==> design/flow/design.v <==
module circle(input logic clk, input logic rst_n, input logic [2:0] colour,
              input logic [7:0] centre_x, input logic [6:0] centre_y, input logic [7:0] radius,
              input logic start, output logic done,
              output logic [7:0] vga_x, output logic [6:0] vga_y,
              output logic [2:0] vga_colour, output logic vga_plot);
logic y_increment, x_increment, crit1_increment, crit2_increment, loop_start, plot;
logic [9:0] offset_x, next_vgax, offset_y, next_vgay, crit;
logic [3:0] state, next_state, which_octant; 
assign vga_colour = colour; 
localparam x_dimension = 159; 
localparam y_dimension = 119;  
localparam RESET = 4'b0000;
localparam START_DRAWING = 4'b0001;
localparam BIG_LOOP = 4'b0010;
localparam OCTANT_1 = 4'b0011;
localparam OCTANT_2 = 4'b0100;
localparam OCTANT_3 = 4'b0101;
localparam OCTANT_4 = 4'b0110;
localparam OCTANT_5 = 4'b0111;
localparam OCTANT_6 = 4'b1000;
localparam OCTANT_7 = 4'b1001;
localparam OCTANT_8 = 4'b1010;
localparam INCREMENT_Y = 4'b1011;
localparam INCREMENT_CRIT1 = 4'b1100;
localparam INCREMENT_CRIT2 = 4'b1101;
localparam DONE_ALL = 4'b1110;
always_ff @(posedge clk or negedge rst_n) begin 
	if(!rst_n) state = RESET; 
	else state = next_state; 
end  
always_comb begin 
	if (plot ==1 && $signed(next_vgax) >= 0 && $signed(next_vgax) <= x_dimension && $signed(next_vgay) >= 0 && $signed(next_vgay) <= y_dimension)
		vga_plot = 1;
	else vga_plot = 0;
end
always_ff @(posedge clk) begin
	if(loop_start == 1) offset_y <= 10'd0; 
	else if (y_increment) offset_y <= offset_y + 10'd1;
	else offset_y <= offset_y;
end
always_ff @ (posedge clk) begin
	if(loop_start == 1) offset_x <= radius;
	else if (x_increment) offset_x <= offset_x - 10'd1;
	else offset_x <= offset_x;
end
always_ff @ (posedge clk) begin
	if(loop_start == 1) crit <= 10'd1 - radius;
	else if (crit1_increment) crit <= crit + (10'd2 * offset_y) + 10'd1; 
	else if (crit2_increment) crit <= crit + (10'd2 * (offset_y - offset_x)) + 10'd1;
	else crit <= crit;
end  
always_ff @(posedge clk) begin 
	if (loop_start == 1) begin
		next_vgax = centre_x + radius;
		next_vgay = centre_y; end
	else
	case(which_octant) 
	4'd1: begin
		next_vgax = centre_x + offset_x;
		next_vgay = centre_y + offset_y; end
	4'd2: begin
		next_vgax = centre_x + offset_y;
		next_vgay = centre_y + offset_x; end
	4'd3: begin
		next_vgax = centre_x - offset_x;
		next_vgay = centre_y + offset_y; end
	4'd4: begin
		next_vgax = centre_x - offset_y;
		next_vgay = centre_y + offset_x; end
	4'd5: begin
		next_vgax = centre_x - offset_x;
		next_vgay = centre_y - offset_y; end
	4'd6: begin
		next_vgax = centre_x - offset_y;
		next_vgay = centre_y - offset_x; end
	4'd7: begin
		next_vgax = centre_x + offset_x;
		next_vgay = centre_y - offset_y; end
	4'd8: begin
		next_vgax = centre_x + offset_y;
		next_vgay = centre_y - offset_x; end
	default:  begin
		next_vgax = next_vgax;
		next_vgay = next_vgay; end
	endcase
end  
assign vga_x = next_vgax[7:0];
assign vga_y = next_vgay[6:0];
always_comb begin
	case(state)
	RESET: begin
		if (start) begin
			next_state = START_DRAWING; 
			end
		else next_state = RESET;
		end
	START_DRAWING: begin 
			next_state = BIG_LOOP; end 
	BIG_LOOP: begin  
			if ($signed(offset_y) <= $signed(offset_x)) next_state = OCTANT_1;  
			else next_state = DONE_ALL; 
		end
	OCTANT_1: next_state = OCTANT_2; 
	OCTANT_2: next_state = OCTANT_3;  
	OCTANT_3: next_state = OCTANT_4; 
	OCTANT_4: next_state = OCTANT_5; 
	OCTANT_5: next_state = OCTANT_6; 
	OCTANT_6: next_state = OCTANT_7;  
	OCTANT_7: next_state = OCTANT_8; 
	OCTANT_8: next_state = INCREMENT_Y; 
	INCREMENT_Y: next_state = INCREMENT_CRIT1; 
	INCREMENT_CRIT1: begin 
		if($signed(crit) <= 0) next_state = BIG_LOOP; 
		else next_state = INCREMENT_CRIT2;  
		end
	INCREMENT_CRIT2: next_state = BIG_LOOP; 
	DONE_ALL: next_state = DONE_ALL;  
	default: next_state = RESET;  
	endcase
end  
always_comb begin
	case(state) 
	RESET: begin
		loop_start = 0;
		which_octant = 0;
		plot = 0;
		x_increment = 0;
		y_increment = 0;
		crit1_increment = 0;
		crit2_increment  = 0;
		done = 0;
		end
	START_DRAWING: begin
		loop_start = 1;
		which_octant = 0;
		plot = 0;
		x_increment = 0;
		y_increment = 0;
		crit1_increment = 0;
		crit2_increment  = 0;
		done = 0;
		end
	BIG_LOOP: begin
		loop_start = 0;
		which_octant = 0;
		plot = 0;
		x_increment = 0;
		y_increment = 0;
		crit1_increment = 0;
		crit2_increment  = 0;
		done = 0;
		end
	OCTANT_1: begin
		loop_start = 0;
		which_octant = 4'd1;
		plot = 1;
		x_increment = 0;
		y_increment = 0;
		crit1_increment = 0;
		crit2_increment  = 0;
		done = 0;
		end
	OCTANT_2: begin
		loop_start = 0;
		which_octant = 4'd2;
		plot = 1;
		x_increment = 0;
		y_increment = 0;
		crit1_increment = 0;
		crit2_increment  = 0;
		done = 0;
		end
	OCTANT_3: begin
		loop_start = 0;
		which_octant = 4'd3;
		plot = 1;
		x_increment = 0;
		y_increment = 0;
		crit1_increment = 0;
		crit2_increment  = 0;
		done = 0;
		end
	OCTANT_4: begin
		loop_start = 0;
		which_octant = 4'd4;
		plot = 1;
		x_increment = 0;
		y_increment = 0;
		crit1_increment = 0;
		crit2_increment  = 0;
		done = 0;
		end
	OCTANT_5: begin
		loop_start = 0;
		which_octant = 4'd5;
		plot = 1;
		x_increment = 0;
		y_increment = 0;
		crit1_increment = 0;
		crit2_increment  = 0;
		done = 0;
		end
	OCTANT_6: begin
		loop_start = 0;
		which_octant = 4'd6;
		plot = 1;
		x_increment = 0;
		y_increment = 0;
		crit1_increment = 0;
		crit2_increment  = 0;
		done = 0;
		end
	OCTANT_7: begin
		loop_start = 0;
		which_octant = 4'd7;
		plot = 1;
		x_increment = 0;
		y_increment = 0;
		crit1_increment = 0;
		crit2_increment  = 0;
		done = 0;
		end
	OCTANT_8: begin
		loop_start = 0;
		which_octant = 4'd8;
		plot = 1;
		x_increment = 0;
		y_increment = 0;
		crit1_increment = 0;
		crit2_increment  = 0;
		done = 0;
		end
	INCREMENT_Y: begin
		loop_start = 0;
		which_octant = 4'd8;
		plot = 1;
		x_increment = 0;
		y_increment = 1;
		crit1_increment = 0;
		crit2_increment  = 0;
		done = 0;
		end
	INCREMENT_CRIT1: begin
		if($signed(crit) <= 0) begin crit1_increment = 1; x_increment = 0; end 
		else begin x_increment = 1; crit1_increment = 0; end  
		loop_start = 0;
		which_octant = 0;
		plot = 0;
		y_increment = 0;
		crit2_increment  = 0;
		done = 0;
		end
	INCREMENT_CRIT2: begin
		loop_start = 0;
		which_octant = 0;
		plot = 0;
		x_increment = 0;
		y_increment = 0;
		crit1_increment = 0;
		crit2_increment  = 1;
		done = 0;
		end
	DONE_ALL: begin
		loop_start = 0;
		which_octant = 0;
		plot = 0;
		x_increment = 0;
		y_increment = 0;
		crit1_increment = 0;
		crit2_increment  = 0;
		done = 1;
		end
	default:  begin
		loop_start = 0;
		which_octant = 0;
		plot = 0;
		x_increment = 0;
		y_increment = 0;
		crit1_increment = 0;
		crit2_increment  = 0;
		done = 0;
		end
	endcase
end  
endmodule
module reuleaux(input logic clk, input logic rst_n, input logic [2:0] colour,
                input logic [7:0] centre_x, input logic [6:0] centre_y, input logic [7:0] diameter,
                input logic start, output logic done,
                output logic [7:0] vga_x, output logic [6:0] vga_y,
                output logic [2:0] vga_colour, output logic vga_plot);
localparam RESET = 4'b0000;
localparam CIRCLE_1 = 4'b0001;
localparam CIRCLE_2 = 4'b0010;
localparam CIRCLE_3 = 4'b0011;
localparam DONE = 4'b0100;
logic [7:0] corner_x1, corner_y1, corner_x2, corner_y2, corner_x3, corner_y3;
logic circle_1_start, circle_2_start, circle_3_start, circle_1_done, circle_2_done, circle_3_done, circle_1_plot, circle_2_plot, circle_3_plot; 
logic [7:0] circle_1_x, circle_2_x, circle_3_x;
logic [6:0] circle_1_y, circle_2_y, circle_3_y;
logic [3:0] state, next_state;
logic [2:0] circle_1_colour_out, circle_2_colour_out, circle_3_colour_out;
assign vga_colour = colour; 
assign corner_x1 = centre_x + (diameter / 2); 
assign corner_y1 = centre_y + (((diameter * 978122)/564719)/6);
assign corner_x2 = centre_x - (diameter / 2);
assign corner_y2 = centre_y + (((diameter * 978122)/564719)/6);
assign corner_x3 = centre_x;
assign corner_y3 = centre_y - (((diameter * 978122)/564719)/3);
circle circle_1(.clk(clk), .rst_n(rst_n),  .colour(colour),
	.centre_x(corner_x1), .centre_y(corner_y1), .radius(diameter),
	 .start(circle_1_start), .done(circle_1_done), .vga_x(circle_1_x), .vga_y(circle_1_y), 
	.vga_colour(circle_1_colour_out), .vga_plot(circle_1_plot) );
circle circle_2(.clk(clk), .rst_n(rst_n),  .colour(colour),
	.centre_x(corner_x2), .centre_y(corner_y2), .radius(diameter),
	 .start(circle_2_start), .done(circle_2_done), .vga_x(circle_2_x), .vga_y(circle_2_y), 
	.vga_colour(circle_2_colour_out), .vga_plot(circle_2_plot) );
circle circle_3(.clk(clk), .rst_n(rst_n),  .colour(colour),
	.centre_x(corner_x3), .centre_y(corner_y3), .radius(diameter),
	 .start(circle_3_start), .done(circle_3_done), .vga_x(circle_3_x), .vga_y(circle_3_y), 
	.vga_colour(circle_3_colour_out), .vga_plot(circle_3_plot) );
always_comb begin 
	if (circle_1_plot ==1 
			&& $signed(circle_1_x) >= $signed(0) 
			&& $signed(circle_1_x) <= $signed(corner_x3) 
			&& (circle_1_y) >= (corner_y3) 
			&& (circle_1_y) <= (corner_y2) 
		) begin
		vga_x = circle_1_x;
		vga_y = circle_1_y;
		vga_plot = circle_1_plot;
		end
	else if (circle_2_plot == 1 
			&& $signed(circle_2_x) >= $signed(corner_x3)
			&& $signed(circle_2_x) <= $signed(corner_x1) 
			&& (circle_2_y) >= (corner_y3) 
			&& (circle_2_y) <= (corner_y1) 
		) begin
		vga_x = circle_2_x;
		vga_y = circle_2_y;
		vga_plot = circle_2_plot;
		end
	else if (circle_3_plot == 1
			&& $signed(circle_3_x) >= $signed(corner_x2)
			&& $signed(circle_3_x) <= $signed(corner_x1)
			&& (circle_3_y) >= (corner_y3) 
			&& (circle_3_y) <= (corner_y1 + diameter) 
			) begin
		vga_x = circle_3_x;
		vga_y = circle_3_y;
		vga_plot = circle_3_plot;
		end
	else begin 
		vga_x = 0;
		vga_y = 0;
		vga_plot = 0;
		end
end
always_ff @(posedge clk or negedge rst_n) begin 
	if(!rst_n) state = RESET; 
	else state = next_state; 
end  
always_comb begin
	case(state)
	RESET: begin
		if (start) next_state = CIRCLE_1;
		else next_state = RESET;
		end
	CIRCLE_1: begin
		if (circle_1_done) next_state = CIRCLE_2;
		else next_state = CIRCLE_1;
		end
	CIRCLE_2: begin
		if (circle_2_done) next_state = CIRCLE_3;
		else next_state = CIRCLE_2;
		end
	CIRCLE_3: begin
		if (circle_3_done) next_state = DONE;
		else next_state = CIRCLE_3;
		end
	DONE: next_state = DONE;
	default: next_state = RESET;
	endcase
end
always_comb begin  
	case(state)
	RESET: begin
		circle_1_start = 0;
		circle_2_start = 0;
		circle_3_start = 0;
		done = 0; end
	CIRCLE_1:  begin
		circle_1_start = 1;
		circle_2_start = 0;
		circle_3_start = 0;
		done = 0; end
	CIRCLE_2: begin
		circle_1_start = 0;
		circle_2_start = 1;
		circle_3_start = 0;
		done = 0; end
	CIRCLE_3: begin
		circle_1_start = 0;
		circle_2_start = 0;
		circle_3_start = 1;
		done = 0; end
	DONE: begin
		circle_1_start = 0;
		circle_2_start = 0;
		circle_3_start = 0;
		done = 1; end
	default:  begin
		circle_1_start = 0;
		circle_2_start = 0;
		circle_3_start = 0;
		done = 0; end
	endcase
end  
endmodule
==> design/flow/run.sh <==
#!/bin/bash
# the make line also repeats each setting of config.mk as NAME=value (left out here)
make -C /OpenROAD-flow-scripts/flow DESIGN_CONFIG=/design/flow/config.mk WORK_HOME=/design/flow/orfs CLKGATE_MAP_FILE= finish
==> design/flow/config.mk <==
export PLATFORM = sky130hd
export DESIGN_NAME = reuleaux
export DESIGN_NICKNAME = reuleaux
export VERILOG_FILES = /design/flow/design.v
export SDC_FILE = /design/flow/constraint.sdc
export NUM_CORES = 4
export LEC_CHECK = 0
export ABC_AREA = 0
export CAP_MARGIN = 15
export CELL_PAD_IN_SITES_DETAIL_PLACEMENT = 1
export CORE_ASPECT_RATIO = 0.51
export CORE_MARGIN = 6
export CORE_UTILIZATION = 21
export CTS_CLUSTER_DIAMETER = 123
export CTS_CLUSTER_SIZE = 59
export GPL_ROUTABILITY_DRIVEN = 0
export GPL_TIMING_DRIVEN = 0
export HOLD_SLACK_MARGIN = 0.06
export MAX_ROUTING_LAYER = met4
export MIN_ROUTING_LAYER = met2
export PLACE_DENSITY_LB_ADDON = 0.27
export SLEW_MARGIN = 5
==> design/flow/constraint.sdc <==
create_clock -name core_clock -period 42.7 [get_ports {clk}]
set_input_delay 8.5400 -clock core_clock [delete_from_list [all_inputs] [get_ports {clk}]]
set_output_delay 8.5400 -clock core_clock [all_outputs]
set_load 0.01 [all_outputs]
==> results of run 1 <==
[timing repair]
item                       4_1_cts  5_1_grt
resized                          0       33
setup endpoints to repair        0       16
buffers inserted                 0       20
[per-stage QoR]
step,cells,setup slack [ps]
after floorplan,3847,8972
after global placement,5792,212.0
after detailed placement,5804,167.6
after CTS,5837,115.2
after global routing,5884,-0.3588
final,5935,824.1
[area by class of cell]
class	instances	area share [%]
clock inverter	4	0.09085
antenna	59	0.4288
sequential	200	15.42
clock buffer	29	1.890
inverter	292	3.249
tap	1900	6.904
timing repair buffer	96	2.798
multi-input combinational	3203	67.32
buffer	152	1.897
[metal layers]
layer | vias up | wire length, microns | share of wire [%]
met2 | 13380 | 64000 | 40
met4 | 0 | 12570 | 7.8
met1 | 14300 | 0 | 0
met5 | - | 0 | 0
met3 | 1462 | 84670 | 53
li1 | 14090 | - | -
==> changes_impl.md, run 1 <==
## Implementation

* Status: finished clean
* Max Cap Viol at 0
* Hold path endpoint: circle_1.state[14]$_DFF_PN0_
* CP top delay family: AND-OR/OR-AND gates
* Slew Viols, Final at 0
* Num ports at 49
* Slew HR at just under 8%
* Placed inst area at roughly 33000 sq um
* Insertion delay to the later sink of the worst-skew pair at around 580 ps
* Synth top cells by count: 353 x nor2_1, 348 x ha_1, 318 x a21oi_1, 292 x nand2_1, 289 x inv_1
* Reg clk slew, reported paths at approximately 50 ps
* FP Rows at approximately 98
* Seq/Total Area, Yosys at about 18%
* WHS at between 300 and 400 ps
* Initial DRC Count at 7850
* Syn Inst Count at just under 4000
* Clock sink total at around 200
* Slew @ Worst Pin at 1382 ps
* Critical Path End Type: output pin
* Logic family by area: AND-OR/OR-AND gates
* CTS Hold Buffers Added at 0
* Hold Path Depth at 0
* Yosys top cell by area: ha_1
* Fp util at between 20% and 30%
* WL/cell at around 27 microns
* Cell Area, Synth at around 30000 sq um
* Synth Area per Inst at between 7 and 8 sq um
* Crit path depth at ~74
* Synth unique cells at about 130
* Mux frac, synth at under 10%
* TNS Setup at 0 ps
* CP arrival at around 33000 ps
* Simple-Gate Fraction of Synth Area at 20.15%
* Slowest cell on the critical path: dlymetal6s2s_1
* IO Port Bufs at 45
* Final Instance Area at around 34000 sq um
* Layout Skew at around 32 ps
* Origin of the critical flop-to-flop path: circle_3.state[9]$_DFF_PN0_
* Flop-to-flop setup slack at around 36000 ps
* Via/cell ratio at roughly 7.3
* Fin. Hold Viols at 0
* Storage element area at around 5300 sq um
* Logic area at between 20000 and 25000 sq um
* TritonCTS clock tree: yes
* Die ar. at about 150000 sq um
* Global Route met1 Usage at 0%
* CP peak stage delay at 1010 ps
* Fin util at 24.44%
* Hold path start: circle_1.state[6]$_DFF_PN0_
* Top-area cell type share of the netlist area at ~15%
* Grt ovf at 0
* Startpoint types: input pin
* Total global-route track usage at 33.21%
* Die Wd at between 500 and 600 microns
* Worst setup startpoint: diameter[4]
* DP HPWL at around 110000 microns
* Yosys reg bits at about 200
* Yosys warns at 5
* DRT antenna net count at 0
* Adder Share, Synth at around a fifth
* Most frequent cell after synthesis: nor2_1
* Global route hottest layer: met3
* CP Buf/Inv Count at 13
* Minimum clock period at 41880 ps
* AO/OA Area Share at between 20% and 30%
* Post-synth area from yosys stat at 29990 sq um
* Highest fanout seen on the critical path at 14
* DR DRC count at 0
* Root buffer cell: clkbuf_16
* Core area at 140900 sq um
* Nets at between 4000 and 5000
* Vias in the first global route at between 40000 and 50000
* Number of buffers created by CTS at 25
* Top cells, area: ha_1 15%, edfxtp_1 11%, xnor2_1 7.3%
* GR met2 Demand/Resource at between 30% and 40%
* Initial antenna violation count at 3
* WP data required at approximately 34000 ps
* Met3 Usage GRT at 52.93%
* Drt first pass iters at 40
* Critical R2R Capture: circle_3.next_vgay[8]$_SDFFE_PP0P_
* Largest net degree at the start of global routing at around 49
* Vias at approximately 43000
* Top FF cell, synth: edfxtp_1
* Tcrit/Tclk final at a little over nine tenths
* First-pass GRT wire length at around 230000 microns
* R2R cell count at 21
* Log Warnings at ~50
* Number of enable flip-flop cells at approximately 110
* H-tree Lvls at 4
* Clk buf depth at 3
* Ys cells at ~3800
* Async SR Flop Fraction at roughly a quarter
* Fmax at 0.02388 GHz
* Chip Height at 281.9 microns
* Setup-failing EPs final at 0
* Critical path type: in2out
* Yosys xor share at between 10 and 15%
* Area delta synth->final at 14.83%
* Nets at Floorplan at 4285
* Final wirelength at about 160000 microns
* Tightest Hold Check Type: reg2reg
* Fill count at between 15000 and 20000
* Worst setup path endpoint: vga_x[1]
==> run 2, diff against run 1 <==
Settings changed: ABC_AREA 0 to unset, CAP_MARGIN 15 to 20, CELL_PAD_IN_SITES_DETAIL_PLACEMENT 1 to unset, CORE_ASPECT_RATIO 0.51 to unset, CORE_MARGIN 6 to 2, CORE_UTILIZATION 21 to 72, CTS_CLUSTER_DIAMETER 123 to unset, CTS_CLUSTER_SIZE 59 to unset, GPL_ROUTABILITY_DRIVEN 0 to unset, GPL_TIMING_DRIVEN 0 to unset, HOLD_SLACK_MARGIN 0.06 to unset, MAX_ROUTING_LAYER met4 to unset, MIN_ROUTING_LAYER met2 to unset, PLACE_DENSITY_LB_ADDON 0.27 to 0.2, SETUP_SLACK_MARGIN set to 5.0, SLEW_MARGIN 5 to 20.
Clock period 42.7 ns to 28.1 ns, I/O delays scaled along.
==> run 2 against run 1 <==
The run now fails in global routing. Area after synthesis is the same. Synthesized cell count did not move. Die size fell by 72%.
==> changes_impl.md, run 2 <==
### Changed

* Fp util at 73.27% (+52 points)
* Number of enable flip-flop cells at 105 (unchanged)
* Top-area cell type share of the netlist area at 14.52% (unchanged)
* Mux frac, synth at 1.657% (unchanged)
* Top FF cell, synth: edfxtp_1
* Num ports at 49 (unchanged)
* Async SR Flop Fraction at 25.00% (unchanged)
* AO/OA Area Share at 25.63% (unchanged)
* Chip Height at 208.1 microns (-26%)
* Root buffer cell: clkbuf_16
* Yosys warns at 5 (unchanged)
* Yosys top cell by area: ha_1
* Number of buffers created by CTS at 17 (-32%)
* Syn Inst Count at 3847 (unchanged)
* Status: did not finish
* Placed inst area at 35400 sq um (+7.2%)
* Cell Area, Synth at 29990 sq um (unchanged)
* Logic family by area: AND-OR/OR-AND gates
* Adder Share, Synth at 18.73% (unchanged)
* Seq/Total Area, Yosys at 17.71% (unchanged)
* Die Wd at 208.1 microns (-62%)
* DP HPWL at 85520 microns (-25%)
* Core area at 40920 sq um (-71%)
* Synth top cells by count: 353 x nor2_1, 348 x ha_1, 318 x a21oi_1, 292 x nand2_1, 289 x inv_1
* Yosys reg bits at 200 (unchanged)
* Fail Step: global routing
* Most frequent cell after synthesis: nor2_1
* Nets at Floorplan at 4285 (unchanged)
* Post-synth area from yosys stat at 29990 sq um (unchanged)
* Simple-Gate Fraction of Synth Area at 20.15% (unchanged)
* Yosys xor share at 10.31% (unchanged)
* RePlAce Congestion at 1.131
* Ys cells at 3847 (unchanged)
* Tool error: [ERROR GRT-0116] Global routing finished with congestion. Check the congestion regions in the DRC Viewer.
* Synth Area per Inst at 7.795 sq um (unchanged)
* Total global-route track usage at ~78%
* CTS Hold Buffers Added at 0 (unchanged)
* Clk buf depth at 2 (-1)
* IO Port Bufs at 42 (-6.7%)
* Grt ovf at 16
* FP Rows at 74 (-24%)
* Synth unique cells at 126 (unchanged)
* Die ar. at 43300 sq um (-72%)
* H-tree Lvls at 4 (unchanged)
* Clock sink total at 200 (unchanged)
* Top cells, area: ha_1 15%, edfxtp_1 11%, xnor2_1 7.3%
run 2: timing repair:
| action | CTS |
|---|---|
| buffers inserted | 61 |
| cloned | 3 |
| hold endpoints to repair | 0 |
| endpoints found under the setup margin | 20 |
| pin swaps | 102 |
| resized | 288 |
run 2: metal layers:
metal | GRT overflow | track usage (%)
met5 | 0 | 33.15
met2 | 7 | 93.52
met1 | 0 | 76.09
met4 | 9 | 80.31
met3 | 0 | 64.44
run 2: metrics by stage:
step,worst slack [ps],hold WS (ps),cells
4_1_cts,18.28,393.1,4976
3_5_place_dp,-1438,379.1,4880
3_3_place_gp,-633.9,360.8,4880
2_1_floorplan,851.4,351.9,3847
==> run 3, diff against run 2 <==
Settings changed: CAP_MARGIN 20 to 5, CTS_CLUSTER_SIZE set to 56, HOLD_SLACK_MARGIN set to 0.23, PLACE_DENSITY_LB_ADDON 0.2 to 0.0, SETUP_SLACK_MARGIN 5.0 to 1.45.
Clock period 28.1 ns to 4.85 ns, I/O delays scaled along.
==> run 3 against run 2 <==
The flow stops in clock tree synthesis. Die size did not move. Area after synthesis unchanged. Synthesized cell count stayed put.
==> changes_impl.md, run 3 <==
### Changed

* AO/OA Area Share at 25.63% (unchanged)
* Top-area cell type share of the netlist area at 14.52% (unchanged)
* Yosys xor share at 10.31% (unchanged)
* Die ar. at 43300 sq um (unchanged)
* Yosys reg bits at 200 (unchanged)
* Status: did not finish
* Most frequent cell after synthesis: nor2_1
* Tool error: [ERROR DPL-0033] detailed placement checks failed during check placement.
* Fail Step: clock tree synthesis
* Syn Inst Count at 3847 (unchanged)
* Ys cells at 3847 (unchanged)
* Fp util at 73.27% (unchanged)
* Placed inst area at 37390 sq um (+5.6%)
* Mux frac, synth at 1.657% (unchanged)
* Placed cells at 5089 (+4.3%)
* Adder Share, Synth at 18.73% (unchanged)
* RePlAce Congestion at 1.136 (+0.43%)
* Synth top cells by count: 353 x nor2_1, 348 x ha_1, 318 x a21oi_1, 292 x nand2_1, 289 x inv_1
* Nets at Floorplan at 4285 (unchanged)
* Seq/Total Area, Yosys at 17.71% (unchanged)
* Chip Height at 208.1 microns (unchanged)
* Synth Area per Inst at 7.795 sq um (unchanged)
* Logic family by area: AND-OR/OR-AND gates
* FP Rows at 74 (unchanged)
* Top cells, area: ha_1 15%, edfxtp_1 11%, xnor2_1 7.3%
* Synth unique cells at 126 (unchanged)
* Top FF cell, synth: edfxtp_1
* Cell Area, Synth at 29990 sq um (unchanged)
* Simple-Gate Fraction of Synth Area at 20.15% (unchanged)
* Async SR Flop Fraction at 25.00% (unchanged)
* IO Port Bufs at 42 (unchanged)
* Num ports at 49 (unchanged)
* Number of enable flip-flop cells at 105 (unchanged)
* Yosys top cell by area: ha_1
* DP HPWL at 90750 microns (+6.1%)
* Post-synth area from yosys stat at 29990 sq um (unchanged)
* Die Wd at 208.1 microns (unchanged)
* Yosys warns at 5 (unchanged)
* Core area at 40920 sq um (unchanged)
[run 3: per-stage QoR]
| stage | hold slack [ps] | setup WS [ps] |
|---|---|---|
| global placement | 381.1 | -14560 |
| detailed placement | 409.8 | -15420 |
| floorplan | 351.9 | -13100 |
==> run 4, diff against run 3 <==
Settings changed: CAP_MARGIN 5 to 20, CORE_UTILIZATION 72 to 66, CTS_CLUSTER_DIAMETER set to 247, CTS_CLUSTER_SIZE 56 to 98, HOLD_SLACK_MARGIN 0.23 to unset, PLACE_DENSITY_LB_ADDON 0.0 to unset, SETUP_SLACK_MARGIN 1.45 to unset.
Clock period 4.85 ns to 17.5 ns, I/O delays scaled along.
==> run 4 against run 3 <==
Die size grew 8.9%. Area after synthesis unchanged. The run fails in global routing. Synthesized cell count stayed put.
==> changes_impl.md, run 4 <==
### Changed

* Placed cells at 5061 (-0.55%)
* Synth unique cells at 126 (unchanged)
* Die ar. at 47150 sq um (+8.9%)
* Nets at Floorplan at 4285 (unchanged)
* Async SR Flop Fraction at 25.00% (unchanged)
* FP Rows at 78 (+5.4%)
* Mux frac, synth at 1.657% (unchanged)
* Seq/Total Area, Yosys at 17.71% (unchanged)
* Synth Area per Inst at 7.795 sq um (unchanged)
* Place WS at -8099 ps (+7321 ps)
* CTS Hold Buffers Added at 0
* Die Wd at 217.2 microns (+4.4%)
* Top FF cell, synth: edfxtp_1
* Adder Share, Synth at 18.73% (unchanged)
* DP HPWL at 84340 microns (-7.1%)
* RePlAce Congestion at 1.055 (-7.1%)
* Top cells, area: ha_1 15%, edfxtp_1 11%, xnor2_1 7.3%
* Num ports at 49 (unchanged)
* H-tree Lvls at 4
* Number of enable flip-flop cells at 105 (unchanged)
* Clock sink total at around 200
* Fp util at 66.51% (-6.8 points)
* Yosys xor share at 10.31% (unchanged)
* Synth top cells by count: 353 x nor2_1, 348 x ha_1, 318 x a21oi_1, 292 x nand2_1, 289 x inv_1
* Most frequent cell after synthesis: nor2_1
* Root buffer cell: clkbuf_16
* Yosys reg bits at 200 (unchanged)
* Yosys top cell by area: ha_1
* Post-synth area from yosys stat at 29990 sq um (unchanged)
* Cell Area, Synth at 29990 sq um (unchanged)
* Status: did not finish
* Placed inst area at 36550 sq um (-2.2%)
* Clk buf depth at 2
* Top-area cell type share of the netlist area at 14.52% (unchanged)
* Ys cells at 3847 (unchanged)
* Logic family by area: AND-OR/OR-AND gates
* Yosys warns at 5 (unchanged)
* Core area at 45090 sq um (+10%)
* Syn Inst Count at 3847 (unchanged)
* Chip Height at 217.2 microns (+4.4%)
* Fail Step: global routing
* Simple-Gate Fraction of Synth Area at 20.15% (unchanged)
* IO Port Bufs at 42 (unchanged)
* AO/OA Area Share at 25.63% (unchanged)
* Number of buffers created by CTS at 17
==> run 4: what timing repair did <==
item	CTS
cloned	6
pin swaps	149
setup endpoints to repair	46
setup buffers	96
resized	383
==> run 4: per-stage QoR <==
stage	util, %
after floorplan	-
after global placement	81.06
after detailed placement	81.06
after CTS	87.21
==> run 5, diff against run 4 <==
Settings changed: CAP_MARGIN 20 to 0, CORE_ASPECT_RATIO set to 1.55, CORE_UTILIZATION 66 to 69, CTS_CLUSTER_DIAMETER 247 to 391, SETUP_SLACK_MARGIN set to -1.85.
Clock period 17.5 ns to 18.5 ns, I/O delays scaled along.
==> run 5 against run 4 <==
The run again fails in global routing. Die size decreased by 4.2%. Area after synthesis unchanged. Synthesized cell count unchanged.
==> changes_impl.md, run 5 <==
### Changed

* Syn Inst Count at 3847 (unchanged)
* H-tree Lvls at 4 (unchanged)
* Placed inst area at 36540 sq um (about the same)
* Most frequent cell after synthesis: nor2_1
* Top FF cell, synth: edfxtp_1
* Synth unique cells at 126 (unchanged)
* Post-synth area from yosys stat at 29990 sq um (unchanged)
* Seq/Total Area, Yosys at 17.71% (unchanged)
* Die ar. at 45180 sq um (-4.2%)
* Number of enable flip-flop cells at 105 (unchanged)
* Cell Area, Synth at 29990 sq um (unchanged)
* Yosys reg bits at 200 (unchanged)
* Grt ovf at approximately 110
* Mux frac, synth at 1.657% (unchanged)
* Simple-Gate Fraction of Synth Area at 20.15% (unchanged)
* AO/OA Area Share at 25.63% (unchanged)
* Num ports at 49 (unchanged)
* Die Wd at 171.4 microns (-21%)
* Tool error: [ERROR GRT-0232] Routing congestion too high. Check the congestion heatmap in the GUI.
* FP Rows at 95 (+22%)
* Top cells, area: ha_1 15%, edfxtp_1 11%, xnor2_1 7.3%
* Synth top cells by count: 353 x nor2_1, 348 x ha_1, 318 x a21oi_1, 292 x nand2_1, 289 x inv_1
* Root buffer cell: clkbuf_16
* Synth Area per Inst at 7.795 sq um (unchanged)
* Logic family by area: AND-OR/OR-AND gates
* Total global-route track usage at between 60 and 70%
* Chip Height at 263.5 microns (+21%)
* Yosys warns at 5 (unchanged)
* Yosys xor share at 10.31% (unchanged)
* Number of buffers created by CTS at 17 (unchanged)
* Clk buf depth at 2 (unchanged)
* Ys cells at 3847 (unchanged)
* Place WS at -6938 ps (+1161 ps)
* Fp util at 69.50% (+3.0 points)
* Clock sink total at 200 (unchanged)
* DP HPWL at 89860 microns (+6.5%)
* IO Port Bufs at 42 (unchanged)
* Fail Step: global routing
* Core area at 43150 sq um (-4.3%)
* RePlAce Congestion at 1.051 (-0.42%)
* Nets at Floorplan at 4285 (unchanged)
* Adder Share, Synth at 18.73% (unchanged)
* Yosys top cell by area: ha_1
* Async SR Flop Fraction at 25.00% (unchanged)
* CTS Hold Buffers Added at 0 (unchanged)
* Status: did not finish
* Top-area cell type share of the netlist area at 14.52% (unchanged)
run 5: per-stage QoR:
stage / cells / util [%] / hold WS (ps)
CTS: 5122 / 88.40 / 373.7
floorplan: 3847 / - / 351.9
global placement: 5058 / 84.69 / 363.1
detailed placement: 5058 / 84.69 / 365.9
run 5: what timing repair did:
action / 4_1_cts
gates resized: 211
setup endpoints to repair: 25
pin swaps: 76
gates cloned: 2
buffers inserted: 33
run 5: layer usage:
metal	GRT overflow	track usage, %
met5	0	8.807
met4	58	75.22
met3	1	48.98
met2	53	91.11
met1	1	67.32
==> run 6, diff against run 5 <==
Settings changed: ABC_AREA set to 1, CAP_MARGIN 0 to 20, CORE_ASPECT_RATIO 1.55 to unset, CORE_UTILIZATION 69 to 68, CTS_CLUSTER_DIAMETER 391 to unset, CTS_CLUSTER_SIZE 98 to unset, SETUP_SLACK_MARGIN -1.85 to -0.58.
Clock period 18.5 ns to 24.4 ns, I/O delays scaled along.
==> run 6 against run 5 <==
The run again fails in global routing. Die size is 4.7% higher. Synthesized cell count is 27% higher. Area after synthesis is 3.3% higher.
==> changes_impl.md, run 6 <==
### Changed

* Number of enable flip-flop cells at 105 (unchanged)
* Clk buf depth at 2 (unchanged)
* Tool error: [ERROR GRT-0232] Routing congestion too high. Check the congestion heatmap in the GUI.
* Yosys warns at 5 (unchanged)
* Top FF cell, synth: edfxtp_1
* Yosys top cell by area: nand2_1
* RePlAce Congestion at 1.019 (-3.0%)
* Syn Inst Count at 4900 (+27%)
* Die Wd at 217.5 microns (+27%)
* Synth top cells by count: 1237 x nand2_1, 765 x inv_1, 593 x nor2_1, 359 x nand3_1, 348 x ha_1
* Total global-route track usage at about 72%
* Simple-Gate Fraction of Synth Area at 34.91% (+15 points)
* Seq/Total Area, Yosys at 17.14% (-0.57 points)
* Fail Step: global routing
* Ys cells at 4900 (+27%)
* Post-synth area from yosys stat at 30980 sq um (+3.3%)
* H-tree Lvls at 4 (unchanged)
* Grt ovf at 16
* Yosys xor share at 4.212% (-6.1 points)
* Adder Share, Synth at 17.99% (-0.73 points)
* Fp util at 68.57% (-0.93 points)
* Status: did not finish
* DP HPWL at 82500 microns (-8.2%)
* FP Rows at 78 (-18%)
* Chip Height at 217.5 microns (-17%)
* Num ports at 49 (unchanged)
* Yosys reg bits at 200 (unchanged)
* Die ar. at 47290 sq um (+4.7%)
* Cell Area, Synth at 30980 sq um (+3.3%)
* IO Port Bufs at 42 (unchanged)
* Synth Area per Inst at 6.323 sq um (-19%)
* Clock sink total at 200 (unchanged)
* Mux frac, synth at 0.06461% (-1.6 points)
* CTS Hold Buffers Added at 0 (unchanged)
* AO/OA Area Share at 14.46% (-11 points)
* Number of buffers created by CTS at 17 (unchanged)
* Async SR Flop Fraction at 25.00% (unchanged)
* Core area at 45190 sq um (+4.7%)
* Top-area cell type share of the netlist area at 14.99% (+0.47 points)
* Most frequent cell after synthesis: nand2_1
* Logic family by area: simple AND/OR/NAND/NOR gates
* Synth unique cells at 73 (-42%)
* Nets at Floorplan at 5338 (+25%)
* Root buffer cell: clkbuf_16
* Top cells, area: nand2_1 15%, ha_1 14%, edfxtp_1 10%
-- run 6: repair_timing --
item / in CTS
gates resized: 193
gates cloned: 14
setup endpoints to repair: 16
buffers inserted: 39
pin swaps: 46
-- run 6: metrics by stage --
stage	hold WS, ps	cells	instance area [sq um]	worst slack (ps)
2_1_floorplan	351.9	4900	30980	501.2
3_3_place_gp	356.7	6127	36660	-1181
3_5_place_dp	361.1	6127	36660	-1820
4_1_cts	377.3	6203	38150	-604.8
-- run 6: metal layers --
layer,overflow,track usage [%]
met1,0,73.55
met2,4,87.98
met3,1,56.83
met4,11,66.89
met5,0,34.48
==> run 7, diff against run 6 <==
Settings changed: ABC_AREA 1 to unset, CAP_MARGIN 20 to 5, CORE_ASPECT_RATIO set to 1.58, CORE_UTILIZATION 68 to 72, PLACE_DENSITY set to 0.66, SETUP_SLACK_MARGIN -0.58 to -2.0.
Clock period 24.4 ns to 27.1 ns, I/O delays scaled along.
==> run 7 against run 6 <==
Now fails the layout checks on negative setup slack. Area after synthesis fell by 3.2%. Die size fell by 8.3%. Synthesized cell count down 21%.
==> changes_impl.md, run 7 <==
## Implementation

* Status: failed layout checks
* Failing Checks: negative setup slack
* Synth unique cells at 126 (+73%)
* Syn Inst Count at 3847 (-21%)
* CP peak stage delay at approximately 620 ps
* WHS at between 300 and 400 ps
* Post-synth area from yosys stat at 29990 sq um (-3.2%)
* Final setup margin at -2525 ps
* DP HPWL at 86210 microns (+4.5%)
* Cell Area, Synth at 29990 sq um (-3.2%)
* H-tree Lvls at 4 (unchanged)
* Total global-route track usage at 50.12%
* Simple-Gate Fraction of Synth Area at 20.15% (-15 points)
* Tcrit/Tclk final at 109.3%
* Synth top cells by count: 353 x nor2_1, 348 x ha_1, 318 x a21oi_1, 292 x nand2_1, 289 x inv_1
* Vias at ~35000
* CP arrival at roughly 24000 ps
* Yosys top cell by area: ha_1
* RSZ-0062 raised after global routing: true
* Slew @ Worst Pin at roughly 1100 ps
* Grt ovf at 0
* AO/OA Area Share at 25.63% (+11 points)
* Initial antenna violation count at 6
* Adder Share, Synth at 18.73% (+0.73 points)
* Yosys reg bits at 200 (unchanged)
* Vias in the first global route at around 35000
* DR DRC count at 0
* Number of buffers created by CTS at 17 (unchanged)
* Synth Area per Inst at 7.795 sq um (+23%)
* Crit path depth at 77
* Max Cap Viol at 0
* Top-area cell type share of the netlist area at 14.52% (-0.47 points)
* Core area at 41400 sq um (-8.4%)
* Minimum clock period at roughly 30000 ps
* Tightest Hold Check Type: reg2reg
* Reg clk slew, reported paths at ~90 ps
* Chip Height at 260.5 microns (+20%)
* WL/cell at ~24 microns
* Flop-to-flop setup slack at 20950 ps
* Root buffer cell: clkbuf_16
* Number of enable flip-flop cells at 105 (unchanged)
* Fin. Hold Viols at 0
* Initial DRC Count at between 4000 and 5000
* Critical Path End Type: output pin
* Crit path top cell by count: buf_4
* Seq/Total Area, Yosys at 17.71% (+0.57 points)
* Via/cell ratio at around 7.0
* Largest net degree at the start of global routing at about 84
* Worst setup startpoint: diameter[2]
* Clk buf depth at 2 (unchanged)
* Startpoint types: input pin
* Async SR Flop Fraction at 25.00% (unchanged)
* Nets at a little under 5000
* WP data required at approximately 22000 ps
* Log Warnings at 53
* IO Port Bufs at 42 (unchanged)
* Highest fanout seen on the critical path at 15
* Origin of the critical flop-to-flop path: circle_2.state[9]$_DFF_PN0_
* Top cells, area: ha_1 15%, edfxtp_1 11%, xnor2_1 7.3%
* Worst setup path endpoint: vga_x[6]
* Fp util at 72.43% (+3.9 points)
* Logic family by area: AND-OR/OR-AND gates
* Mux frac, synth at 1.657% (+1.6 points)
* Area delta synth->final at 23.22%
* Final wirelength at between 100000 and 150000 microns
* First-pass GRT wire length at between 150000 and 200000 microns
* Hold path start: circle_2.state[6]$_DFF_PN0_
* Slew Viols, Final at 0
* Fill count at a little over 2000
* Ys cells at 3847 (-21%)
* Hold path endpoint: circle_2.state[14]$_DFF_PN0_
* TNS Setup at -38960 ps
* Fmax at ~0.034 GHz
* RePlAce Congestion at 1.163 (+14%)
* Die Wd at 166.4 microns (-23%)
* CP Buf/Inv Count at 18
* DRT antenna net count at 0
* Critical R2R Capture: circle_2.next_vgay[6]$_DFFE_PP_
* Clock sink total at 200 (unchanged)
* Setup-failing EPs final at 16
* Die ar. at 43340 sq um (-8.3%)
* Yosys warns at 5 (unchanged)
* Slowest cell on the critical path: a21oi_2
* TritonCTS clock tree: yes
* Most frequent cell after synthesis: nor2_1
* CP top delay family: AND-OR/OR-AND gates
* Nets at Floorplan at 4285 (-20%)
* Critical path type: in2out
* Drt first pass iters at 14
* Yosys xor share at 10.31% (+6.1 points)
* Slew HR at a little over a quarter
* Layout Skew at ~15 ps
* R2R cell count at 16
* Top FF cell, synth: edfxtp_1
* Hold Path Depth at 0
* Insertion delay to the later sink of the worst-skew pair at 490 ps
* Num ports at 49 (unchanged)
* CTS Hold Buffers Added at 0 (unchanged)
* FP Rows at 94 (+21%)
[run 7: metal layers]
metal	GRT usage (%)	share of wire, %	vias to the layer above
li1	-	-	15130
met1	45.61	30	16030
met2	85.67	46	2667
met3	15.41	10	1251
met4	53.09	13	8
met5	0	0.076	-
[run 7: cell type report]
type                            instances  area [sq um]  share of cell area [%]
Sequential cell                       200          5314                   14.38
Clock buffer                           17         425.4                   1.151
Antenna cell                            3         7.507                 0.02032
Multi-Input combinational cell       3204         23510                   63.62
Clock inverter                         15         205.2                  0.5554
Timing Repair Buffer                  729          5724                   15.49
Inverter                              292          1104                   2.987
Tap cell                              528         660.6                   1.788
[run 7: repair_timing]
action / 4_1_cts / 5_1_grt
setup buffers: 1 / 22
endpoints found under the setup margin: 14 / 16
gates cloned: 0 / 1
pin swaps: 2 / 31
resized: 11 / 130
[run 7: metrics by stage]
step	cell area [sq um]	setup slack (ps)	cells	utilization [%]
after floorplan	29990	-387.7	3847	-
after global placement	35510	-1197	4932	85.77
after detailed placement	35510	-2100	4932	85.78
after CTS	36200	-1965	4965	87.44
after global routing	36940	-3261	4986	89.23
final	36950	-2525	4988	89.25
==> run 8, diff against run 7 <==
Settings changed: ABC_AREA set to 0, CAP_MARGIN 5 to 20, CORE_ASPECT_RATIO 1.58 to 1.72, CORE_UTILIZATION 72 to 70, PLACE_DENSITY 0.66 to 0.64, SETUP_SLACK_MARGIN -2.0 to unset.
Clock period 27.1 ns to 26.0 ns, I/O delays scaled along.
==> run 8 against run 7 <==
Area after synthesis unchanged. Die size grew 2.8%. Synthesized cell count stayed put. The run now fails in global routing.
==> changes_impl.md, run 8 <==
### Changed

* Root buffer cell: clkbuf_16
* Fp util at 70.78% (-1.6 points)
* Number of buffers created by CTS at 17 (unchanged)
* H-tree Lvls at 4 (unchanged)
* Total global-route track usage at 76.68%
* RePlAce Congestion at 1.104 (-5.1%)
* Chip Height at 275.4 microns (+5.7%)
* Core area at 42360 sq um (+2.3%)
* Top cells, area: ha_1 15%, edfxtp_1 11%, xnor2_1 7.3%
* Synth Area per Inst at 7.795 sq um (unchanged)
* Post-synth area from yosys stat at 29990 sq um (unchanged)
* Clk buf depth at 2 (unchanged)
* Yosys top cell by area: ha_1
* AO/OA Area Share at 25.63% (unchanged)
* Status: did not finish
* Syn Inst Count at 3847 (unchanged)
* Nets at Floorplan at 4285 (unchanged)
* Top-area cell type share of the netlist area at 14.52% (unchanged)
* Seq/Total Area, Yosys at 17.71% (unchanged)
* Logic family by area: AND-OR/OR-AND gates
* Clock sink total at 200 (unchanged)
* IO Port Bufs at 42 (unchanged)
* FP Rows at 99 (+5.3%)
* Yosys warns at 5 (unchanged)
* Fail Step: global routing
* Cell Area, Synth at 29990 sq um (unchanged)
* Die Wd at 161.8 microns (-2.7%)
* Async SR Flop Fraction at 25.00% (unchanged)
* Simple-Gate Fraction of Synth Area at 20.15% (unchanged)
* Adder Share, Synth at 18.73% (unchanged)
* Ys cells at 3847 (unchanged)
* Number of enable flip-flop cells at 105 (unchanged)
* Yosys xor share at 10.31% (unchanged)
* Top FF cell, synth: edfxtp_1
* Tool error: [ERROR GRT-0232] Routing congestion too high. Check the congestion heatmap in the GUI.
* Synth unique cells at 126 (unchanged)
* DP HPWL at 88220 microns (+2.3%)
* Die ar. at 44570 sq um (+2.8%)
* Yosys reg bits at 200 (unchanged)
* Grt ovf at around 200
* Mux frac, synth at 1.657% (unchanged)
* Synth top cells by count: 353 x nor2_1, 348 x ha_1, 318 x a21oi_1, 292 x nand2_1, 289 x inv_1
* Place WS at -2444 ps (-344.1 ps)
* Num ports at 49 (unchanged)
* Most frequent cell after synthesis: nor2_1
[run 8: routing by layer]
metal	global-route usage (%)	overflow
met1	73.28	2
met2	97.03	102
met3	57.08	5
met4	87.40	94
met5	10.17	0
[run 8: repair_timing]
action,CTS
hold buffers,0
gates cloned,3
buffers inserted,70
pin swaps,100
endpoints found under the setup margin,16
gates resized,296
[run 8: metrics by stage]
stage / cells / hold WS (ps) / util, % / instance area, sq um / setup TNS (ps)
floorplan: 3847 / 351.9 / - / 30390 / -5343
global placement: 4946 / 361.3 / 84.61 / 35840 / -29820
detailed placement: 4946 / 369.0 / 84.62 / 35850 / -38130
CTS: 5050 / 385.3 / 89.75 / 38020 / -14590
==> run 9, diff against run 8 <==
Settings changed: ABC_AREA 0 to 1, TNS_END_PERCENT set to 5.
Clock period 26.0 ns to 23.0 ns, I/O delays scaled along.
==> run 9 against run 8 <==
The run again fails in global routing. Area after synthesis grew 3.3%. Synthesized cell count grew 27%. Die size grew 3.3%.
==> changes_impl.md, run 9 <==
### Changed

* Place WS at -2925 ps (-481.5 ps)
* Adder Share, Synth at 17.99% (-0.73 points)
* Cell Area, Synth at 30980 sq um (+3.3%)
* Fail Step: global routing
* Async SR Flop Fraction at 25.00% (unchanged)
* Grt ovf at approximately 120
* Nets at Floorplan at 5338 (+25%)
* Clk buf depth at 2 (unchanged)
* Chip Height at 279.9 microns (+1.6%)
* H-tree Lvls at 4 (unchanged)
* Simple-Gate Fraction of Synth Area at 34.91% (+15 points)
* Number of buffers created by CTS at 17 (unchanged)
* Die ar. at 46020 sq um (+3.3%)
* Synth Area per Inst at 6.323 sq um (-19%)
* Fp util at 70.45% (-0.33 points)
* Synth top cells by count: 1237 x nand2_1, 765 x inv_1, 593 x nor2_1, 359 x nand3_1, 348 x ha_1
* Yosys reg bits at 200 (unchanged)
* Syn Inst Count at 4900 (+27%)
* Yosys xor share at 4.212% (-6.1 points)
* Core area at 43980 sq um (+3.8%)
* AO/OA Area Share at 14.46% (-11 points)
* Top cells, area: nand2_1 15%, ha_1 14%, edfxtp_1 10%
* Status: did not finish
* Root buffer cell: clkbuf_16
* Top-area cell type share of the netlist area at 14.99% (+0.47 points)
* Placed cells at 6134 (+24%)
* FP Rows at 101 (+2.0%)
* Mux frac, synth at 0.06461% (-1.6 points)
* Num ports at 49 (unchanged)
* Synth unique cells at 73 (-42%)
* IO Port Bufs at 42 (unchanged)
* Ys cells at 4900 (+27%)
* Yosys warns at 5 (unchanged)
* CTS Hold Buffers Added at 0 (unchanged)
* Most frequent cell after synthesis: nand2_1
* RePlAce Congestion at 1.062 (-3.7%)
* Top FF cell, synth: edfxtp_1
* Clock sink total at 200 (unchanged)
* Number of enable flip-flop cells at 105 (unchanged)
* Logic family by area: simple AND/OR/NAND/NOR gates
* DP HPWL at 90730 microns (+2.8%)
* Post-synth area from yosys stat at 30980 sq um (+3.3%)
* Total global-route track usage at 67.19%
* Yosys top cell by area: nand2_1
* Tool error: [ERROR GRT-0232] Routing congestion too high. Check the congestion heatmap in the GUI.
* Die Wd at 164.4 microns (+1.6%)
* Seq/Total Area, Yosys at 17.14% (-0.57 points)
[run 9: timing repair]
item                                   in CTS
buffers inserted                           14
setup endpoints to repair                  16
pin swaps                                  31
gates resized                             156
endpoints found under the hold margin       0
cloned                                      8
[run 9: layer usage]
metal  track usage (%)  GRT overflow
met1             61.10             1
met2             91.67            71
met3             45.50             2
met4             75.09            46
met5             9.756             0
[run 9: metrics by stage]
stage          hold slack [ps]  area (sq um)
4_1_cts                  387.4         38210
3_5_place_dp             364.1         36960
3_3_place_gp             362.5         36960
2_1_floorplan            351.9         31010
==> run 10, diff against run 9 <==
Settings changed: CAP_MARGIN 20 to 0, CORE_ASPECT_RATIO 1.72 to 0.5, CORE_MARGIN 2 to 8, CORE_UTILIZATION 70 to 30, CTS_CLUSTER_DIAMETER set to 362, CTS_CLUSTER_SIZE set to 97, PLACE_DENSITY 0.64 to unset.
Clock period 23.0 ns to 42.8 ns, I/O delays scaled along.
==> run 10 against run 9 <==
Area after synthesis is the same. Synthesized cell count is the same. Die size grew 150%. The run now finishes clean.
==> changes_impl.md, run 10 <==
## Implementation

* Top FF cell, synth: edfxtp_1
* Fp util at 30.23% (-40 points)
* Cell Area, Synth at 30980 sq um (unchanged)
* Non-filler cells, final at about 6300
* Fill count at 11250
* TritonCTS clock tree: yes
* Slew HR at between 20% and 30%
* Tightest Hold Check Type: reg2reg
* Slew Viols, Final at 0
* Grt ovf at 0
* Largest net degree at the start of global routing at a little over 50
* Root buffer cell: clkbuf_16
* Slew @ Worst Pin at between 1000 and 1500 ps
* Yosys xor share at 4.212% (unchanged)
* H-tree Lvls at 4 (unchanged)
* Number of setup buffers added after CTS at 0 (-14)
* Fin. Hold Viols at 0
* Worst setup path endpoint: vga_x[7]
* Hold path endpoint: circle_1.state[14]$_DFF_PN0_
* Nets at around 5400
* Vias in the first global route at slightly below 30000
* Flop-to-flop setup slack at between 30000 and 40000 ps
* Origin of the critical flop-to-flop path: circle_3.state[9]$_DFF_PN0_
* Minimum clock period at approximately 37000 ps
* Adder Share, Synth at 17.99% (unchanged)
* CP Buf/Inv Count at 16
* WL/cell at 15.61 microns
* Fmax at ~0.027 GHz
* Top cells, area: nand2_1 15%, ha_1 14%, edfxtp_1 10%
* Clock sink total at 200 (unchanged)
* Logic area at 22200 sq um
* Synth top cells by count: 1237 x nand2_1, 765 x inv_1, 593 x nor2_1, 359 x nand3_1, 348 x ha_1
* Total global-route track usage at roughly 17%
* Num ports at 49 (unchanged)
* Die Wd at 470.5 microns (+190%)
* Max Cap Viol at 0
* Hold Path Depth at 0
* Drt first pass iters at 7
* Worst setup startpoint: diameter[6]
* Async SR Flop Fraction at 25.00% (unchanged)
* Ys cells at 4900 (unchanged)
* WHS at between 300 and 400 ps
* Final Instance Area at ~33000 sq um
* Final setup margin at about 5600 ps
* Placed inst area at 32810 sq um (-11%)
* Top-area cell type share of the netlist area at 14.99% (unchanged)
* Status: finished clean
* Setup-failing EPs final at 0
* Number of enable flip-flop cells at 105 (unchanged)
* Log Warnings at approximately 50
* Number of buffers created by CTS at 17 (unchanged)
* Highest fanout seen on the critical path at 33
* Nets at Floorplan at 5338 (unchanged)
* Crit path top cell by count: nand2_1
* Tcrit/Tclk final at 86.83%
* Slowest cell on the critical path: clkdlybuf4s50_1
* RSZ-0062 raised after global routing: false
* Seq/Total Area, Yosys at 17.14% (unchanged)
* Critical Path End Type: output pin
* FP Rows at 83 (-18%)
* TNS Setup at 0 ps
* Vias at about 31000
* RePlAce Congestion at 0.9535 (-10%)
* Storage element area at ~5300 sq um
* R2R cell count at 28
* Post-CTS Resized at 0 (-100%)
* Hold path start: circle_1.state[6]$_DFF_PN0_
* Area delta synth->final at 7.858%
* AO/OA Area Share at 14.46% (unchanged)
* Reg clk slew, reported paths at ~70 ps
* Logic family by area: simple AND/OR/NAND/NOR gates
* CP arrival at 28600 ps
* Critical path type: in2out
* DRT antenna net count at 0
* Placed cells at 6256 (+2.0%)
* Final wirelength at about 100000 microns
* Yosys warns at 5 (unchanged)
* CP peak stage delay at roughly 610 ps
* Initial DRC Count at between 2000 and 3000
* IO Port Bufs at 42 (unchanged)
* Startpoint types: input pin
* Yosys reg bits at 200 (unchanged)
* DR DRC count at 0
* Crit path depth at around 110
* DP HPWL at 80490 microns (-11%)
* Chip Height at 243.2 microns (-13%)
* Place WS at 5819 ps (+8744 ps)
* Synth unique cells at 73 (unchanged)
* Critical R2R Capture: circle_3.next_vgax[9]$_SDFFCE_PP0P_
* Core area at 102500 sq um (+130%)
* Layout Skew at 21.13 ps
* Synth Area per Inst at 6.323 sq um (unchanged)
* Insertion delay to the later sink of the worst-skew pair at 510 ps
* Simple-Gate Fraction of Synth Area at 34.91% (unchanged)
* CP top delay family: simple AND/OR/NAND/NOR gates
* First-pass GRT wire length at around 160000 microns
* Initial antenna violation count at 0
* Syn Inst Count at 4900 (unchanged)
* Clk buf depth at 2 (unchanged)
* Mux frac, synth at 0.06461% (unchanged)
* WP data required at roughly 34000 ps
* CTS Hold Buffers Added at 0 (unchanged)
* Die ar. at 114400 sq um (+150%)
* Via/cell ratio at a little under 5
* Most frequent cell after synthesis: nand2_1
* Yosys top cell by area: nand2_1
* Post-synth area from yosys stat at 30980 sq um (unchanged)
==> run 10: metal layers <==
metal,GRT usage [%],wire [microns]
met5,0,0
met4,4.861,2596
met3,1.849,4678
met2,28.53,45270
met1,21.97,45630
==> run 10: area by class of cell <==
| type | instances | share of cell area, % |
|---|---|---|
| multi-input combinational | 3827 | 66.43 |
| tap | 1360 | 5.092 |
| antenna | 2 | 0.01498 |
| inverter | 807 | 9.072 |
| sequential | 200 | 15.89 |
| clock inverter | 12 | 0.3557 |
| timing repair buffer | 62 | 1.677 |
| clock buffer | 20 | 1.464 |
==> run 10: metrics by stage <==
step / util (%)
floorplan: -
global placement: 32.01
detailed placement: 32.01
CTS: 32.60
global route: 32.60
finish: 32.60
==> run 11, diff against run 10 <==
Settings changed: CAP_MARGIN 0 to 20, CORE_ASPECT_RATIO 0.5 to unset, CORE_MARGIN 8 to 2, CORE_UTILIZATION 30 to 25, CTS_CLUSTER_DIAMETER 362 to unset, CTS_CLUSTER_SIZE 97 to unset, HOLD_SLACK_MARGIN set to 0.11, PLACE_DENSITY_LB_ADDON set to 0.11, SETUP_SLACK_MARGIN set to -1.55, TNS_END_PERCENT 5 to 45.
Clock period 42.8 ns to 22.7 ns, I/O delays scaled along.
==> run 11 against run 10 <==
The layout now fails its checks (negative setup slack). Global-route usage is 2.2 points higher. Non-clock buffer count up 775. Register-to-register slack got worse by 20000 ps. Core utilization is 0.56 points higher. Hold slack gained 19 ps. Clock-buffer cell count down 3. Sequential share of layout area shrank 2.9 points. Final cell count grew 17%. Wire length rose by 23%. Clock skew is 9.4 ps higher. Die size up 11%. First-iteration DRC count is 24% lower. Critical endpoint is now vga_x[2].
==> changes_impl.md, run 11 <==
## Implementation

* CP top delay family: simple AND/OR/NAND/NOR gates
* Vias in the first global route at 33040 (+14%)
* Simple-Gate Fraction of Synth Area at 34.91% (unchanged)
* Core area at 123300 sq um (+20%)
* AO/OA Area Share at 14.46% (unchanged)
* Vias at 33730 (+8.0%)
* Yosys reg bits at 200 (unchanged)
* Nets at Floorplan at 5338 (unchanged)
* Synth Area per Inst at 6.323 sq um (unchanged)
* Cell Area, Synth at 30980 sq um (unchanged)
* Chip Height at 356.0 microns (+46%)
* Top cells, area: nand2_1 15%, ha_1 14%, edfxtp_1 10%
* Die ar. at 126800 sq um (+11%)
* Crit path depth at 115 (+9.5%)
* Highest fanout seen on the critical path at 9 (-73%)
* Fmax at between 0.04 and 0.05 GHz
* Status: failed layout checks
* Initial DRC Count at 1934 (-24%)
* Root buffer cell: clkbuf_16
* DR DRC count at 0 (unchanged)
* Async SR Flop Fraction at 25.00% (unchanged)
* Slew Viols, Final at 0 (unchanged)
* Final wirelength at 120400 microns (+23%)
* Setup-failing EPs final at 16 (+16)
* Grt ovf at 0 (unchanged)
* Startpoint types: input pin
* Area delta synth->final at 31.98%
* Hold path endpoint: circle_1.state[13]$_DFF_PN0_
* Drt first pass iters at 6 (-1)
* Fin. Hold Viols at 0 (unchanged)
* Hold path start: circle_1.state[5]$_DFF_PN0_
* Num ports at 49 (unchanged)
* Critical Path End Type: output pin
* Reg clk slew, reported paths at 90 ps (+20 ps)
* Nets at 6135 (+15%)
* Number of buffers created by CTS at 17 (unchanged)
* WL/cell at 16.39 microns (+5.0%)
* WP data required at 18160 ps (-16080 ps)
* RSZ-0062 raised after global routing: true
* Top-area cell type share of the netlist area at 14.99% (unchanged)
* DP HPWL at 100600 microns (+25%)
* Tcrit/Tclk final at 109.0% (+22 points)
* CP peak stage delay at 560 ps (-50 ps)
* CP Buf/Inv Count at 31 (+15)
* Yosys warns at 5 (unchanged)
* Synth unique cells at 73 (unchanged)
* Initial antenna violation count at 6 (+6)
* Crit path top cell by count: nand2_1
* Hold Path Depth at 0 (unchanged)
* Slew @ Worst Pin at 1099 ps (-1.436 ps)
* Worst setup path endpoint: vga_x[2]
* Die Wd at 356.0 microns (-24%)
* Seq/Total Area, Yosys at 17.14% (unchanged)
* Tightest Hold Check Type: reg2reg
* WHS at 387.8 ps (+18.64 ps)
* Largest net degree at the start of global routing at 51 (unchanged)
* Yosys xor share at 4.212% (unchanged)
* RePlAce Congestion at 0.8820 (-7.5%)
* Yosys top cell by area: nand2_1
* Syn Inst Count at 4900 (unchanged)
* Ys cells at 4900 (unchanged)
* R2R cell count at 28 (unchanged)
* Place WS at -3415 ps (-9234 ps)
* Slew HR at 26.65% (+0.034 points)
* Clock sink total at 200 (unchanged)
* DRT antenna net count at 0 (unchanged)
* Via/cell ratio at 4.590 (-7.6%)
* Failing Checks: negative setup slack
* Slowest cell on the critical path: fa_1
* Final setup margin at -2049 ps (-7686 ps)
* Total global-route track usage at 18.85% (+2.2 points)
* Fp util at 25.13% (-5.1 points)
* Adder Share, Synth at 17.99% (unchanged)
* Post-synth area from yosys stat at 30980 sq um (unchanged)
* Insertion delay to the later sink of the worst-skew pair at 530 ps (+20 ps)
* H-tree Lvls at 4 (unchanged)
* Most frequent cell after synthesis: nand2_1
* Number of enable flip-flop cells at 105 (unchanged)
* First-pass GRT wire length at 187300 microns (+19%)
* Top FF cell, synth: edfxtp_1
* CP arrival at 20210 ps (-8390 ps)
* Max Cap Viol at 0 (unchanged)
* Synth top cells by count: 1237 x nand2_1, 765 x inv_1, 593 x nor2_1, 359 x nand3_1, 348 x ha_1
* Flop-to-flop setup slack at 17350 ps (-20100 ps)
* Mux frac, synth at 0.06461% (unchanged)
* Log Warnings at 52 (+4.0%)
* TritonCTS clock tree: yes
* Origin of the critical flop-to-flop path: circle_3.state[9]$_DFF_PN0_
* Clk buf depth at 2 (unchanged)
* Critical path type: in2out
* IO Port Bufs at 42 (unchanged)
* FP Rows at 129 (+55%)
* Layout Skew at 30.51 ps (+9.373 ps)
* Worst setup startpoint: diameter[2]
* Critical R2R Capture: circle_3.next_vgax[9]$_SDFFCE_PP0P_
* Minimum clock period at about 25000 ps
* Logic family by area: simple AND/OR/NAND/NOR gates
run 11: per-stage QoR:
step	utilization [%]	cells	TNS [ps]	cell area [sq um]
final	33.16	7349	-31630	40890
after global routing	33.16	7347	-50900	40890
after CTS	32.39	7310	-35660	39940
after detailed placement	31.39	7253	-53820	38700
after global placement	31.39	7253	-54230	38700
after floorplan	-	4900	-6416	30980
run 11: layer usage:
layer	part of all wire (%)	global-route usage [%]	up-vias
li1	-	-	17630
met1	49	26.28	15510
met2	45	30.97	488
met3	3.9	2.274	95
met4	2.1	4.059	6
met5	0.027	0	-
run 11: final cells by class:
cell class	count	area, sq um
sequential	200	5310
tap	1637	2048
multi-input combinational	3834	23280
inverter	807	3034
timing repair buffer	837	6563
clock buffer	17	425.4
antenna	2	5.005
fill	13760	82420
clock inverter	15	230.2
run 11: timing repair:
item / CTS / global route
pin swaps: 27 / 65
setup endpoints to repair: 16 / 16
cloned: 6 / 2
setup buffers: 23 / 38
resized: 141 / 211
hold buffers: 0 / 0
